// EQ_Engine
module EQ_Engine(clk, rst_n, lft_lp_out, rght_lp_out, lft_b1_out, rght_b1_out, lft_b2_out, rght_b2_out, lft_b3_out, rght_b3_out, lft_hp_out, rght_hp_out, aud_out_lft, aud_out_rght, POT_LP, POT_B1, POT_B2, POT_B3, POT_HP, VOL_POT);
==> flow/config.mk <==
export PLATFORM = sky130hd
export DESIGN_NAME = EQ_Engine
export DESIGN_NICKNAME = EQ_Engine
export VERILOG_FILES = /design/flow/design.v
export SDC_FILE = /design/flow/constraint.sdc
export NUM_CORES = 4
export LEC_CHECK = 0
export ABC_AREA = 1
export CAP_MARGIN = 20
export CORE_MARGIN = 5
export CORE_UTILIZATION = 40
export CTS_CLUSTER_SIZE = 59
export GPL_ROUTABILITY_DRIVEN = 0
export GPL_TIMING_DRIVEN = 0
export HOLD_SLACK_MARGIN = -0.05
export SLEW_MARGIN = 25
==> flow/constraint.sdc <==
create_clock -name core_clock -period 16.5 [get_ports {clk}]
set_input_delay 3.3000 -clock core_clock [delete_from_list [all_inputs] [get_ports {clk}]]
set_output_delay 3.3000 -clock core_clock [all_outputs]
set_load 0.01 [all_outputs]
run.sh (not shown) runs the stock make flow with config.mk's settings and CLKGATE_MAP_FILE=.
The first run produced a clean layout.
Change:
ABC_AREA = default   (was 1)
HOLD_SLACK_MARGIN = default   (was -0.05)
clock period = 12.0 ns   (was 16.5 ns; I/O delays follow)
After rerunning: The new run completed without violations. Utilization climbs by 0.31 points. Design area went down by 7.8%. Clock-buffer cell count goes up by 1. Setup slack got worse by 2700 ps. Non-clock buffer count went down by 4. Critical path depth is unchanged. Global-route usage falls by 1.5 points.
Change:
CORE_MARGIN = 2   (was 5)
CORE_UTILIZATION = 72   (was 40)
CTS_CLUSTER_SIZE = default   (was 59)
GPL_ROUTABILITY_DRIVEN = default   (was 0)
GPL_TIMING_DRIVEN = default   (was 0)
PLACE_DENSITY_LB_ADDON = 0.0   (was default)
SLEW_MARGIN = 20   (was 25)
clock period = 9.57 ns   (was 12.0 ns; I/O delays follow)
Core utilization grows by 33 points.
Clock skew came out lower by 13 ps.
Clock-buffer cell count is unchanged.
Design area decreases by 1.8%.
Setup slack is worse by 99 ps.
Synthesized cell count does not change.
Non-clock buffer count drops by 258.

---

EQ_Engine again, from the RTL that the note above started with.
Settings: LEC_CHECK=0, CAP_MARGIN=20, CELL_PAD_IN_SITES_DETAIL_PLACEMENT=2, CELL_PAD_IN_SITES_GLOBAL_PLACEMENT=3, CORE_MARGIN=10, CORE_UTILIZATION=54, CTS_CLUSTER_DIAMETER=73, CTS_CLUSTER_SIZE=72, GPL_ROUTABILITY_DRIVEN=1, GPL_TIMING_DRIVEN=1, HOLD_SLACK_MARGIN=0.23, MIN_ROUTING_LAYER=met2, PLACE_DENSITY_LB_ADDON=0.02, SLEW_MARGIN=20, TNS_END_PERCENT=30; clock period 6.83 ns.
The starting point never finished: it broke off in global placement without I/O.
Edit:
- CELL_PAD_IN_SITES_DETAIL_PLACEMENT: 2 -> default
- CELL_PAD_IN_SITES_GLOBAL_PLACEMENT: 3 -> 0
- CORE_MARGIN: 10 -> 2
- CORE_UTILIZATION: 54 -> 71
- CTS_CLUSTER_DIAMETER: 73 -> 74
- CTS_CLUSTER_SIZE: 72 -> 60
- HOLD_SLACK_MARGIN: 0.23 -> default
- MIN_ROUTING_LAYER: met2 -> met1
- PLACE_DENSITY: default -> 0.63
- PLACE_DENSITY_LB_ADDON: 0.02 -> default
- TNS_END_PERCENT: 30 -> 45
- clock period: 6.83 -> 5.27 ns (I/O delays scaled with it)
The new run completed, yet does not pass: negative setup slack; area after synthesis is unchanged; synthesized cell count is unchanged; die size drops by a quarter to a third.
Edit:
- CELL_PAD_IN_SITES_GLOBAL_PLACEMENT: 0 -> default
- CORE_UTILIZATION: 71 -> 51
- CTS_CLUSTER_DIAMETER: 74 -> default
- CTS_CLUSTER_SIZE: 60 -> default
- GPL_ROUTABILITY_DRIVEN: 1 -> default
- GPL_TIMING_DRIVEN: 1 -> default
- MIN_ROUTING_LAYER: met1 -> default
- PLACE_DENSITY: 0.63 -> 0.6
- TNS_END_PERCENT: 45 -> default
- clock period: 5.27 -> 11.7 ns (I/O delays scaled with it)
After rerunning: This time the run finished with timing, DRC and antenna clean; via count falls by 13%; clock skew fell by 41 ps; hold slack gets better by 230 ps; count of clock-buffer cells in the layout goes up by 23; first-iteration DRC count decreases by 34%; cell count goes down by 6.9%; register-to-register slack gains 5500 ps; synthesized cell count stays the same.
Edit:
- CAP_MARGIN: 20 -> 10
- CORE_UTILIZATION: 51 -> 72
- PLACE_DENSITY: 0.6 -> default
- SETUP_SLACK_MARGIN: default -> 0.86
- clock period: 11.7 -> 6.47 ns (I/O delays scaled with it)
Outcome: This time the run reached the layout checks and failed them: negative setup slack. Routed wire length rises by 20%. Cell area rises by 15%. Clock skew rises by 17 ps. Non-clock buffer count rises by 1726. Worst hold slack got worse by 98 ps. Cell count rises by 6.2%. Register-to-register slack got worse by 4400 ps. Die area falls by 29%.
Edit:
- CAP_MARGIN: 10 -> 20
- CTS_CLUSTER_SIZE: default -> 49
- PLACE_DENSITY_LB_ADDON: default -> 0.0
- SETUP_SLACK_MARGIN: 0.86 -> 1.84
=> The changed run reached the layout checks and failed them: negative setup slack; cell count is about the same; wire length grows by 1.1%; final area is about the same; via count hardly moves; core utilization is about the same; flip-flop count stays the same; setup slack loses 50 ps; count of clock-buffer cells in the layout does not change.

---

## lane 1
Starting RTL as in the previous note.
Settings: LEC_CHECK=0, ABC_AREA=1, CAP_MARGIN=20, CORE_ASPECT_RATIO=0.65, CORE_MARGIN=5, CORE_UTILIZATION=39, CTS_CLUSTER_SIZE=59, GPL_ROUTABILITY_DRIVEN=0, GPL_TIMING_DRIVEN=0, HOLD_SLACK_MARGIN=-0.05, PLACE_DENSITY_LB_ADDON=0.3, SLEW_MARGIN=25; clock period 16.5 ns.
Lane 1 finished all stages; the layout is clean.
The following lists how lane 2 was set up differently from lane 1:
# lane 1
export LEC_CHECK = 0
export ABC_AREA = 1
export CAP_MARGIN = 20
export CORE_ASPECT_RATIO = 0.65
export CORE_MARGIN = 5
export CORE_UTILIZATION = 39
export CTS_CLUSTER_SIZE = 59
export GPL_ROUTABILITY_DRIVEN = 0
export GPL_TIMING_DRIVEN = 0
export HOLD_SLACK_MARGIN = -0.05
export PLACE_DENSITY_LB_ADDON = 0.3
export SLEW_MARGIN = 25
create_clock -name core_clock -period 16.5 [get_ports {clk}]
# lane 2
export LEC_CHECK = 0
export CAP_MARGIN = 10
export CORE_MARGIN = 2
export CORE_UTILIZATION = 72
export CTS_CLUSTER_SIZE = 21
export HOLD_SLACK_MARGIN = 0.29
export SETUP_SLACK_MARGIN = 0.86
export SLEW_MARGIN = 20
create_clock -name core_clock -period 6.47 [get_ports {clk}]
Notes after the runs:
Initial antenna violation count is lower on lane 2
Compared with lane 1, in lane 2 number of gates resized after CTS rose 1380.
| lane 2 | all stages done | FAIL | negative setup slack |
diff inputs: lane 2 => lane 3
# lane 2
export LEC_CHECK = 0
export CAP_MARGIN = 10
export CORE_MARGIN = 2
export CORE_UTILIZATION = 72
export CTS_CLUSTER_SIZE = 21
export HOLD_SLACK_MARGIN = 0.29
export SETUP_SLACK_MARGIN = 0.86
export SLEW_MARGIN = 20
create_clock -name core_clock -period 6.47 [get_ports {clk}]
# lane 3
export LEC_CHECK = 0
export CAP_MARGIN = 20
export CELL_PAD_IN_SITES_GLOBAL_PLACEMENT = 2
export CORE_MARGIN = 2
export CORE_UTILIZATION = 31
export CTS_CLUSTER_DIAMETER = 39
export CTS_CLUSTER_SIZE = 81
export GPL_ROUTABILITY_DRIVEN = 0
export MAX_ROUTING_LAYER = met4
export PLACE_DENSITY_LB_ADDON = 0.12
export SLEW_MARGIN = 20
export TNS_END_PERCENT = 20
create_clock -name core_clock -period 8.93 [get_ports {clk}]
--- outcome ---
- Compared with lane 2, lane 3 shows number of failing setup endpoints in the final timing report lower by 145.
- Comparing lane 3 and lane 2, the lower standard cell area after detailed placement is on lane 3.
- Number of vias per cell after detailed routing (lane 3 vs. lane 2) decreases by more than 10%
- Area added between synthesis and finish (lower): lane 3
- Diff lane 2 -> lane 3: depth of the worst hold-timing path moved up; total die area moved up.
- Lane 3 finished all stages; however, its layout fails the closing checks, the failures being negative setup slack.

---

== build 75 ==
The RTL this note starts from:
==> flow/design.v <==
module band_scale(POT, audio, scaled, rst_n, clk);
input rst_n, clk;
input [11:0]POT;
input signed [15:0]audio;
output [15:0]scaled;
logic [23:0]potSq;
logic signed [12:0]signedPot; 
logic signed [28:0]FIRscaled; 
logic flagPos, flagNeg, upperZero, upperOnes;
logic [23:0] potSq_q1;
assign potSq = POT*POT;
always_ff @(posedge clk, negedge rst_n) begin
  if (!rst_n)
    potSq_q1 <= '0;
  else
    potSq_q1 <= potSq;
end
assign signedPot = {1'b0, potSq_q1[23:12]};
assign FIRscaled = signedPot * audio;
assign upperZero = !(FIRscaled[27] && FIRscaled[26] && FIRscaled[25]);
assign upperOnes = FIRscaled[27] || FIRscaled[26] || FIRscaled[25];
assign flagNeg = (FIRscaled[28] && upperZero);
assign flagPos = (!FIRscaled[28] && upperOnes);
assign scaled = flagNeg ? 16'h8000 :
		flagPos ? 16'h7FFF : 
		FIRscaled[25:10];
endmodule
module EQ_Engine(clk, rst_n, lft_lp_out, rght_lp_out, lft_b1_out, rght_b1_out, lft_b2_out, rght_b2_out, lft_b3_out, rght_b3_out, lft_hp_out, rght_hp_out, aud_out_lft, aud_out_rght, POT_LP, POT_B1, POT_B2, POT_B3, POT_HP, VOL_POT);
input clk, rst_n;
input [11:0] POT_LP, POT_B1, POT_B2, POT_B3, POT_HP, VOL_POT;
input signed [15:0] lft_lp_out, rght_lp_out, lft_b1_out, rght_b1_out, lft_b2_out, rght_b2_out, lft_b3_out, rght_b3_out, lft_hp_out, rght_hp_out;
output [15:0] aud_out_lft, aud_out_rght;
logic signed [15:0] scaled_lp_lft, scaled_b1_lft, scaled_b2_lft, scaled_b3_lft, scaled_hp_lft, scaled_lp_rght, scaled_b1_rght, scaled_b2_rght, scaled_b3_rght, scaled_hp_rght;
logic signed [15:0] scaled_lp_lft_ff, scaled_b1_lft_ff, scaled_b2_lft_ff, scaled_b3_lft_ff, scaled_hp_lft_ff, scaled_lp_rght_ff, scaled_b1_rght_ff, scaled_b2_rght_ff, scaled_b3_rght_ff, scaled_hp_rght_ff;
logic signed [15:0] band_scale_sum_lft_ff, band_scale_sum_rght_ff, band_scale_sum_rght, band_scale_sum_lft;
logic signed [28:0] aud_out_mult_lft, aud_out_mult_rght;
band_scale bsleftlp(.POT(POT_LP), .audio(lft_lp_out), .scaled(scaled_lp_lft_ff), .clk(clk), .rst_n(rst_n));
band_scale bsleftb1(.POT(POT_B1), .audio(lft_b1_out), .scaled(scaled_b1_lft_ff), .clk(clk), .rst_n(rst_n));
band_scale bsleftb2(.POT(POT_B2), .audio(lft_b2_out), .scaled(scaled_b2_lft_ff), .clk(clk), .rst_n(rst_n));
band_scale bsleftb3(.POT(POT_B3), .audio(lft_b3_out), .scaled(scaled_b3_lft_ff), .clk(clk), .rst_n(rst_n));
band_scale bslefthp(.POT(POT_HP), .audio(lft_hp_out), .scaled(scaled_hp_lft_ff), .clk(clk), .rst_n(rst_n));
assign band_scale_sum_lft_ff = (scaled_lp_lft + scaled_b1_lft + scaled_b2_lft + scaled_b3_lft + scaled_hp_lft);
assign aud_out_mult_lft = (band_scale_sum_lft * $signed({1'b0, VOL_POT}));
assign aud_out_lft = aud_out_mult_lft [27:12];
band_scale bsrightlp(.POT(POT_LP), .audio(rght_lp_out), .scaled(scaled_lp_rght_ff), .clk(clk), .rst_n(rst_n));
band_scale bsrightb1(.POT(POT_B1), .audio(rght_b1_out), .scaled(scaled_b1_rght_ff), .clk(clk), .rst_n(rst_n));
band_scale bsrightb2(.POT(POT_B2), .audio(rght_b2_out), .scaled(scaled_b2_rght_ff), .clk(clk), .rst_n(rst_n));
band_scale bsrightb3(.POT(POT_B3), .audio(rght_b3_out), .scaled(scaled_b3_rght_ff), .clk(clk), .rst_n(rst_n));
band_scale bsrighthp(.POT(POT_HP), .audio(rght_hp_out), .scaled(scaled_hp_rght_ff), .clk(clk), .rst_n(rst_n));
assign band_scale_sum_rght_ff = (scaled_lp_rght + scaled_b1_rght + scaled_b2_rght + scaled_b3_rght + scaled_hp_rght);
assign aud_out_mult_rght = (band_scale_sum_rght * $signed({1'b0, VOL_POT}));
assign aud_out_rght = aud_out_mult_rght [27:12];
always_ff @(posedge clk, negedge rst_n) begin
  if (!rst_n) begin
    scaled_lp_lft <= '0;
    scaled_b1_lft <= '0;
    scaled_b2_lft <= '0;
    scaled_b3_lft <= '0;
    scaled_hp_lft <= '0;
    scaled_lp_rght <= '0;
    scaled_b1_rght <= '0;
    scaled_b2_rght <= '0;
    scaled_b3_rght <= '0;
    scaled_hp_rght <= '0;
  end
  else begin
    scaled_lp_lft <= scaled_lp_lft_ff;
    scaled_b1_lft <= scaled_b1_lft_ff;
    scaled_b2_lft <= scaled_b2_lft_ff;
    scaled_b3_lft <= scaled_b3_lft_ff;
    scaled_hp_lft <= scaled_hp_lft_ff;
    scaled_lp_rght <= scaled_lp_rght_ff;
    scaled_b1_rght <= scaled_b1_rght_ff;
    scaled_b2_rght <= scaled_b2_rght_ff;
    scaled_b3_rght <= scaled_b3_rght_ff;
    scaled_hp_rght <= scaled_hp_rght_ff;
  end
end
always_ff @(posedge clk, negedge rst_n) begin
  if (!rst_n) begin
    band_scale_sum_lft <= '0;
    band_scale_sum_rght <= '0;
  end
  else begin
    band_scale_sum_lft <= band_scale_sum_lft_ff;
    band_scale_sum_rght <= band_scale_sum_rght_ff;
  end
end
endmodule
clock: 16.5 ns
lec_check: 0
abc_area: 0
cap_margin: 20
core_aspect_ratio: 0.65
core_margin: 5
core_utilization: 39
cts_cluster_size: 59
gpl_routability_driven: 1
gpl_timing_driven: 0
hold_slack_margin: -0.05
max_routing_layer: met4
place_density_lb_addon: 0.3
setup_slack_margin: 0.96
slew_margin: 25
For build 71, these inputs were changed with respect to build 75:
Settings: GPL_ROUTABILITY_DRIVEN removed (was 1); CORE_ASPECT_RATIO removed (was 0.65); CAP_MARGIN changed from 20 to 10; CTS_CLUSTER_SIZE changed from 59 to 21; GPL_TIMING_DRIVEN removed (was 0); SETUP_SLACK_MARGIN changed from 0.96 to 0.86; ABC_AREA removed (was 0); PLACE_DENSITY_LB_ADDON removed (was 0.3); CORE_UTILIZATION changed from 39 to 72; SLEW_MARGIN changed from 25 to 20; HOLD_SLACK_MARGIN removed (was -0.05); MAX_ROUTING_LAYER removed (was met4); CORE_MARGIN changed from 5 to 2; the clock period (ns, I/O delays scaled along) changed from 16.5 to 6.51.
## What came out
Build 71 completed end to end; final checks failed (setup timing).
Total routing usage reported by global routing for build 71: 16 points up relative to build 75
Sort build 71 and build 75 by number of clock buffers inserted by TritonCTS, ascending, and build 71 comes first.
Compared with build 75, in build 71 utilization after layout now sits higher; chip area in the Yosys report was more or less identical; summed area of non-filler cells in the final layout went up about 12%.
### build 71 -> build 14
Settings: clearing CTS_CLUSTER_SIZE, which used to be 21; putting GPL_ROUTABILITY_DRIVEN at 1 where nothing was set; putting GPL_TIMING_DRIVEN at 1 where nothing was set; putting CTS_CLUSTER_DIAMETER at 376 where nothing was set; putting MIN_ROUTING_LAYER at met1 where nothing was set; putting TNS_END_PERCENT at 45 where nothing was set; putting CELL_PAD_IN_SITES_GLOBAL_PLACEMENT at 0 where nothing was set; putting MAX_ROUTING_LAYER at met4 where nothing was set; swapping 10 for 15 in CAP_MARGIN; swapping 0.86 for 0.69 in SETUP_SLACK_MARGIN; swapping 6.51 for 6.66 in the clock period (ns, I/O delays scaled along).
==> comparison <==
- Build 14 finished all stages; however, its layout fails the closing checks, the failures being setup timing.
- What the final checks of build 71 revealed, after a flow that finished every stage, was a layout that fails on setup timing.
- On build 14: wire length of the first global-routing pass is 2.9 mm higher than what build 71 gave.
- I/O pin total across build 14 and build 71: no real change.
- In the reports for build 14 and build 71, the larger non-clock buffer count in the final layout belongs to build 14.
- In the reports for build 14 and build 71, the smaller count of fill cells added during filler insertion belongs to build 71.
- Going from build 71 to build 14, the number of buffer and inverter stages on the critical path was found to have gone down by 1.
- Diff build 71 -> build 14 | routed wire length | increase of 1.8%
